## xenon
// fir_7_7
module fir_7_7(
    input clk,
    input rst,
    input [7:0] weight_data,
    input [2:0] weight_idx,
    input weight_valid,
    output weight_ready,
    input [7:0] input_data,
    input input_valid,
    output input_ready,
    output [15:0] output_data,
    input output_ready,
    output output_valid 
    );
    reg i_ready;
    reg w_ready;
    assign input_ready = i_ready;
    assign weight_ready = w_ready;
    wire [15:0] products [6:0];
    wire [15:0] sums [ 5:0];
    reg [7:0] inputs [6:0];
    reg [7:0] weights [6:0];
    reg [15:0] result;
    assign output_data = result;
    reg output_valid_delay;
    reg output_valid_r;
    assign output_valid = output_valid_r;
    always@(posedge clk)
    begin
        if(input_valid & input_ready)
            output_valid_delay <= 1;
        else
            output_valid_delay <= 0;
        output_valid_r <= output_valid_delay;
    end
    always@(posedge clk)
    begin
        if(rst)
        begin
            inputs[0] <= 0;
            inputs[1] <= 0;
            inputs[2] <= 0;
            inputs[3] <= 0;
            inputs[4] <= 0;
            inputs[5] <= 0;
            inputs[6] <= 0;
            weights[0] <= 0;
            weights[1] <= 0;
            weights[2] <= 0;
            weights[3] <= 0;
            weights[4] <= 0;
            weights[5] <= 0;
            weights[6] <= 0;
            result <= 0;
            i_ready <= 0;
            w_ready <= 0;
        end else begin
            i_ready <= 1;
            w_ready <= 1;
            if(weight_ready & weight_valid)begin
                weights[weight_idx] <= weight_data;
            end
  ...
clock: 6.15 ns
lec_check: 0
abc_area: 0
cap_margin: 20
core_margin: 2
core_utilization: 72
cts_cluster_size: 73
setup_slack_margin: 0.16
slew_margin: 20
run.sh (not shown) runs the stock make flow with config.mk's settings and CLKGATE_MAP_FILE=.
Complete run, failing final checks: xenon, reason setup timing.
Modified inputs, onyx compared to xenon
Settings: changing SETUP_SLACK_MARGIN from 0.16 to 1.19; removing CTS_CLUSTER_SIZE (formerly 73); changing ABC_AREA from 0 to 1; setting CTS_CLUSTER_DIAMETER to 59 for the first time; changing the clock period (ns, I/O delays scaled along) from 6.15 to 4.33.
==> comparison <==
Although onyx finished all stages, its layout failed final checks on setup timing.
onyx reports a lower final critical-path setup slack than xenon does.
Lower clock tree buffer count of the final layout among xenon and onyx: onyx
Looking at final setup violation count, onyx sits above xenon.
Going from xenon to onyx, die height grew by a few percent.
Diff xenon -> onyx | clock power share | decrease of 28 points
Going from xenon to onyx, sequential standard cell area grew slightly.
onyx: total wirelength of the detailed-routed design is 7.8% higher than what xenon reported.
Relative to onyx, the following input files were edited for pepper:
Settings: SETUP_SLACK_MARGIN: 1.19 -> unset; ABC_AREA: 1 -> unset; CORE_UTILIZATION: 72 -> 40; CTS_CLUSTER_DIAMETER: 59 -> unset; the clock period (ns, I/O delays scaled along): 4.33 -> 8.0.
==> comparison <==
Looking across pepper and onyx, the single run that reached the end with no open violations was pepper.
The core occupancy in the finished layout of pepper falls short of that of onyx by 42 points.
Between pepper and onyx, the power is higher for onyx.
On share of total power consumed by net switching, the lower figure sits with pepper, not onyx.
Of the two values seen for endpoint of the worst setup timing path, result[14] was produced by pepper and result[9] by onyx.
In pepper relative to onyx, non-clock buffer count had gone down by more than half.
Per the comparison of pepper with onyx, wire length reported by the detailed router moved down, via total after detailed routing moved down.
[inputs] yarrow vs pepper
Settings: PLACE_DENSITY: unset -> 0.71; CTS_CLUSTER_DIAMETER: unset -> 178; ABC_AREA: unset -> 1; SETUP_SLACK_MARGIN: unset -> -0.76; SLEW_MARGIN: 20 -> 0; CTS_CLUSTER_SIZE: unset -> 29.
- Sort pepper and yarrow by number of clock buffers in the layout asc -> top: pepper
- Compared with pepper, yarrow shows a lower met1 global-route usage.
- Of pepper and yarrow, pepper shows the lower relative contribution of combinational cells to total power, with yarrow above it.
- Part of the total power dissipated in sequential elements, pepper and yarrow, higher one = pepper.
- Taking pepper as 1.0, yarrow lands at 0.937 on final routed wirelength across all metal layers.
- Against pepper, total power in yarrow came out worse.
- For yarrow, the top power consumer group was combinational logic, unlike pepper, where it was the clock network.
## Diff of input files: willow against yarrow
Settings: clearing SETUP_SLACK_MARGIN, which used to be -0.76; swapping 2 for 3 in CORE_MARGIN; clearing ABC_AREA, which used to be 1; swapping 0.71 for 0.63 in PLACE_DENSITY; clearing CTS_CLUSTER_DIAMETER, which used to be 178; swapping 0 for 5 in SLEW_MARGIN; clearing CTS_CLUSTER_SIZE, which used to be 29.
==> comparison <==
Re setup slack: yarrow and willow aren't equal, and the higher value belongs to yarrow.
Of the two values seen for capturing element of the worst setup path, result[15] was produced by yarrow and result[14] by willow.
Die area | willow < yarrow
willow: synthesis-to-layout area growth is 2.0 points higher than what yarrow reported.
Compared with yarrow, willow shows a higher buffer count excluding the clock tree in the final layout.
On worst ir drop on vdd, willow does better than yarrow.
Diff yarrow -> willow: minimum setup slack after placement shows a reduction of 0.48 ns; wire length shows an increase of 3.5 mm.

---

fir_7_7 again, from the RTL that the note above started with.
clock: 8.0 ns
lec_check: 0
cap_margin: 25
core_margin: 2
core_utilization: 61
cts_cluster_size: 76
max_routing_layer: met4
place_density_lb_addon: 0.08
setup_slack_margin: 1.15
slew_margin: 40
tns_end_percent: 50
Next try:
==> flow/config.mk (replaced) <==
export PLATFORM = sky130hd
export DESIGN_NAME = fir_7_7
export DESIGN_NICKNAME = fir_7_7
export VERILOG_FILES = /design/flow/design.v
export SDC_FILE = /design/flow/constraint.sdc
export NUM_CORES = 4
export LEC_CHECK = 0
export CAP_MARGIN = 20
export CORE_MARGIN = 2
export CORE_UTILIZATION = 61
export CTS_CLUSTER_SIZE = 76
export HOLD_SLACK_MARGIN = -0.05
export MAX_ROUTING_LAYER = met4
export PLACE_DENSITY_LB_ADDON = 0.08
export SLEW_MARGIN = 30
Effect:
- routed wire length fell by about 1.8%
- first-iteration DRC count shrinks by 12%
- utilization went down by 2.1 points
- sequential power rose by about 0.8%
- setup slack is worse by 300 ps
- sequential share of layout area is higher by 0.19 points
Next try:
==> flow/config.mk (replaced) <==
export PLATFORM = sky130hd
export DESIGN_NAME = fir_7_7
export DESIGN_NICKNAME = fir_7_7
export VERILOG_FILES = /design/flow/design.v
export SDC_FILE = /design/flow/constraint.sdc
export NUM_CORES = 4
export LEC_CHECK = 0
export CAP_MARGIN = 20
export CORE_MARGIN = 2
export CORE_UTILIZATION = 40
export CTS_CLUSTER_DIAMETER = 83
export CTS_CLUSTER_SIZE = 54
export SETUP_SLACK_MARGIN = -0.76
export SLEW_MARGIN = 0
What happened: First-iteration DRC count grows by 13%; cell area grows by 1.3%; cell count grows by 8.8%; sequential share of layout area shrinks by 0.18 points; non-clock buffer count grows by 4; count of clock-buffer cells in the layout shrinks by 1; routed wire length grows by 4.0%; synthesized area is unchanged; total power shrinks by 2.7%; die size grows by 51%.
Next try:
==> flow/config.mk (replaced) <==
export PLATFORM = sky130hd
export DESIGN_NAME = fir_7_7
export DESIGN_NICKNAME = fir_7_7
export VERILOG_FILES = /design/flow/design.v
export SDC_FILE = /design/flow/constraint.sdc
export NUM_CORES = 4
export LEC_CHECK = 0
export ABC_AREA = 1
export CAP_MARGIN = 20
export CORE_ASPECT_RATIO = 1.91
export CORE_MARGIN = 2
export CORE_UTILIZATION = 40
export CTS_CLUSTER_DIAMETER = 235
export CTS_CLUSTER_SIZE = 53
export GPL_ROUTABILITY_DRIVEN = 0
export PLACE_DENSITY = 0.63
export SLEW_MARGIN = 5
The new run produced a clean layout.
Worst setup slack is better by 330 ps.
Final area grows by a few percent.
Final cell count rose by roughly a tenth.
Clock skew barely changes.
Power is higher by well over a third.
Sequential cell count does not change.
Next try:
--- a/flow/config.mk
+++ b/flow/config.mk
@@ -12,6 +12,5 @@
 export CORE_UTILIZATION = 40
 export CTS_CLUSTER_DIAMETER = 235
-export CTS_CLUSTER_SIZE = 53
-export GPL_ROUTABILITY_DRIVEN = 0
+export CTS_CLUSTER_SIZE = 60
 export PLACE_DENSITY = 0.63
 export SLEW_MARGIN = 5
Power rose by a few percent. Worst setup slack is worse by 210 ps. Fmax fell by a few percent. Routed wire length rose by a few percent. Clock power rose by a few percent. Via count barely changes. Critical path depth rose by 1. Sequential power barely changes. Final area is about the same. Area after synthesis stays the same.
Next try:
==> flow/config.mk (replaced) <==
export PLATFORM = sky130hd
export DESIGN_NAME = fir_7_7
export DESIGN_NICKNAME = fir_7_7
export VERILOG_FILES = /design/flow/design.v
export SDC_FILE = /design/flow/constraint.sdc
export NUM_CORES = 4
export LEC_CHECK = 0
export ABC_AREA = 1
export CAP_MARGIN = 20
export CORE_MARGIN = 2
export CORE_UTILIZATION = 47
export CTS_CLUSTER_DIAMETER = 260
export CTS_CLUSTER_SIZE = 98
export PLACE_DENSITY = 0.4
export SETUP_SLACK_MARGIN = -0.76
export SLEW_MARGIN = 0
Effect: The changed run went through all stages and came out clean; core utilization increases by 7.1 points; count of clock-buffer cells in the layout decreases by 5; cell count decreases by 1.6%; clock skew decreases by 7.5 ps; register-to-register slack is better by 140 ps; routed wire length decreases by 4.5%; power decreases by 3.8%; die size decreases by 15%; design area decreases by 0.69%; hold slack is worse by 11 ps.

---

== red ==
The RTL this note starts from:
==> flow/design.v <==
`timescale 1ns / 1ps
module fir_7_7(
    input clk,
    input rst,
    input [7:0] weight_data,
    input [2:0] weight_idx,
    input weight_valid,
    output weight_ready,
    input [7:0] input_data,
    input input_valid,
    output input_ready,
    output [15:0] output_data,
    input output_ready,
    output output_valid 
    );
    reg i_ready;
    reg w_ready;
    assign input_ready = i_ready;
    assign weight_ready = w_ready;
    wire [15:0] products [6:0];
    wire [15:0] sums [ 5:0];
    reg [7:0] inputs [6:0];
    reg [7:0] weights [6:0];
    reg [15:0] result;
    assign output_data = result;
    reg output_valid_delay;
    reg output_valid_r;
    assign output_valid = output_valid_r;
    always@(posedge clk)
    begin
        if(input_valid & input_ready)
            output_valid_delay <= 1;
        else
            output_valid_delay <= 0;
        output_valid_r <= output_valid_delay;
    end
    always@(posedge clk)
    begin
        if(rst)
        begin
            inputs[0] <= 0;
            inputs[1] <= 0;
            inputs[2] <= 0;
            inputs[3] <= 0;
            inputs[4] <= 0;
            inputs[5] <= 0;
            inputs[6] <= 0;
            weights[0] <= 0;
            weights[1] <= 0;
            weights[2] <= 0;
            weights[3] <= 0;
            weights[4] <= 0;
            weights[5] <= 0;
            weights[6] <= 0;
            result <= 0;
            i_ready <= 0;
            w_ready <= 0;
        end else begin
            i_ready <= 1;
            w_ready <= 1;
            if(weight_ready & weight_valid)begin
                weights[weight_idx] <= weight_data;
            end
            if(input_valid & input_ready)begin
                inputs[0] <= input_data;
                inputs[1] <= inputs[0];
                inputs[2] <= inputs[1];
                inputs[3] <= inputs[2];
                inputs[4] <= inputs[3];
                inputs[5] <= inputs[4];
                inputs[6] <= inputs[5];
            end
            if(output_valid & output_ready)begin
                result <= sums[5];
            end
        end
    end
    multiplier m0(inputs[0], weights[0], products[0]);
    multiplier m1(inputs[1], weights[1], products[1]);
    multiplier m2(inputs[2], weights[2], products[2]);
    multiplier m3(inputs[3], weights[3], products[3]);
    multiplier m4(inputs[4], weights[4], products[4]);
    multiplier m5(inputs[5], weights[5], products[5]);
    multiplier m6(inputs[6], weights[6], products[6]);
    adder a0(products[0], products[1], sums[0]);
    adder a1(products[2], products[3], sums[1]);
    adder a2(products[4], products[5], sums[2]);
    adder a3(products[6], sums[0], sums[3]);
    adder a4(sums[1], sums[2], sums[4]);
    adder a5(sums[3], sums[4], sums[5]);
endmodule
module adder(
    input [15:0] addend1,
    input [15:0] addend2,
    output [15:0] sum
    );
    assign sum = addend1 + addend2;
endmodule
module multiplier(
    input [7:0] weight_data,
    input [7:0] input_data,
    output [15:0] product
    );
    assign product = weight_data * input_data;
endmodule
export LEC_CHECK = 0
export ABC_AREA = 1
export CAP_MARGIN = 15
export CORE_MARGIN = 2
export CORE_UTILIZATION = 72
export CTS_CLUSTER_SIZE = 75
export HOLD_SLACK_MARGIN = 0.3
export SETUP_SLACK_MARGIN = -0.31
export SLEW_MARGIN = 5
create_clock -name core_clock -period 5.7 [get_ports {clk}]
Status red: flow complete, layout not clean - setup timing
What blue does differently from red at the input level:
- a change of SLEW_MARGIN from 5 to 20
- a change of CAP_MARGIN from 15 to 30
- an added MIN_ROUTING_LAYER of met2
- a deleted CTS_CLUSTER_SIZE that had been 75
- a change of SETUP_SLACK_MARGIN from -0.31 to 0.9
- an added GPL_TIMING_DRIVEN of 1
- an added CTS_CLUSTER_DIAMETER of 319
- an added PLACE_DENSITY of 0.92
- a deleted HOLD_SLACK_MARGIN that had been 0.3
- an added MAX_ROUTING_LAYER of met5
Findings:
red → blue: routability congestion estimate moved up, placeable core region closely matched the old numbers, number of gates given a new drive strength after cts went up by 28. Tool error GRT-0232 stopped blue during global routing (5_1_grt); no final results.
--- input diff blue..green ---
- CTS_CLUSTER_SIZE: unset -> 15
- SETUP_SLACK_MARGIN: 0.9 -> -0.21
- PLACE_DENSITY: 0.92 -> 0.8
- MIN_ROUTING_LAYER: met2 -> unset
- the clock period (ns, I/O delays scaled along): 5.7 -> 6.44
Notes after the runs:
Of green and blue, green shows the lower buffer count from post-CTS setup fixing, with blue above it. Nothing crashed in green and all stages finished; the problem is that the final layout failed, the offending checks being setup timing. On number of buffer cells added on primary ports, green and blue are basically level. Diff green..blue | post-synth design cell area | negligible. From green to blue, share of flip-flops with an asynchronous set or reset did not move at all. Routability congestion estimate in green is about 16% below blue. Higher placed instance area was reported by blue, not green. Per the comparison of green with blue, area reported by Yosys stat ~0 delta; half-perimeter wire length after placement -about 2.4%; floorplan core density ~0 delta; maximum buffer depth of the clock tree ~0 delta; quantity of gates resized following cts -36.

---

== v50 ==
// fir_7_7: RTL as listed in full above, without the edits since
Settings: LEC_CHECK=0, ABC_AREA=1, CAP_MARGIN=20, CORE_MARGIN=2, CORE_UTILIZATION=65, CTS_CLUSTER_DIAMETER=163, CTS_CLUSTER_SIZE=98, SLEW_MARGIN=20, TNS_END_PERCENT=20; clock period 4.7 ns.
[v50] flow finished | final checks: failed | reasons: setup timing
## Diff of input files: v26 against v50
diff --git a/flow/config.mk b/flow/config.mk
--- a/flow/config.mk
+++ b/flow/config.mk
@@ -8 +7,0 @@
-export ABC_AREA = 1
@@ -11,3 +10 @@
-export CORE_UTILIZATION = 65
-export CTS_CLUSTER_DIAMETER = 163
-export CTS_CLUSTER_SIZE = 98
+export CORE_UTILIZATION = 67
@@ -15 +11,0 @@
-export TNS_END_PERCENT = 20
==> flow/constraint.sdc <==
create_clock -name core_clock -period 6.51 [get_ports {clk}]
set_input_delay 1.3020 -clock core_clock [delete_from_list [all_inputs] [get_ports {clk}]]
set_output_delay 1.3020 -clock core_clock [all_outputs]
set_load 0.01 [all_outputs]
### Flow results
v26 vs v50 — sequential power dropped 34%.
Changes observed in v26 relative to v50: clock network power share increased 25 points, utilization after layout rose 2.8 points, number of gates given a new drive strength after cts now sits higher.
[compare] base=v50 new=v26: post-route total power dropped 69%, power share of the sequential group picked up an extra 22 points.
v26 completed end to end; final checks failed (setup timing).
Here is what was changed in the inputs of v49 compared with v26.
diff --git a/flow/config.mk b/flow/config.mk
--- a/flow/config.mk
+++ b/flow/config.mk
@@ -10 +10,2 @@
-export CORE_UTILIZATION = 67
+export CORE_UTILIZATION = 72
+export CTS_CLUSTER_DIAMETER = 59
==> flow/constraint.sdc <==
create_clock -name core_clock -period 5.05 [get_ports {clk}]
set_input_delay 1.0100 -clock core_clock [delete_from_list [all_inputs] [get_ports {clk}]]
set_output_delay 1.0100 -clock core_clock [all_outputs]
set_load 0.01 [all_outputs]
--- outcome ---
Of v49 and v26, not a single run came through the flow clean.
Taking v26 as the reference, in v49 total of plain and repair buffers excluding clock buffers picked up an extra about 0.36%; share of total power in the clock network picked up an extra 3.2 points; worst hold slack lost 0.0054 ns.
Final area ends up higher on v49.
Power figures rest on the tool's default switching activity, not on a simulated workload.
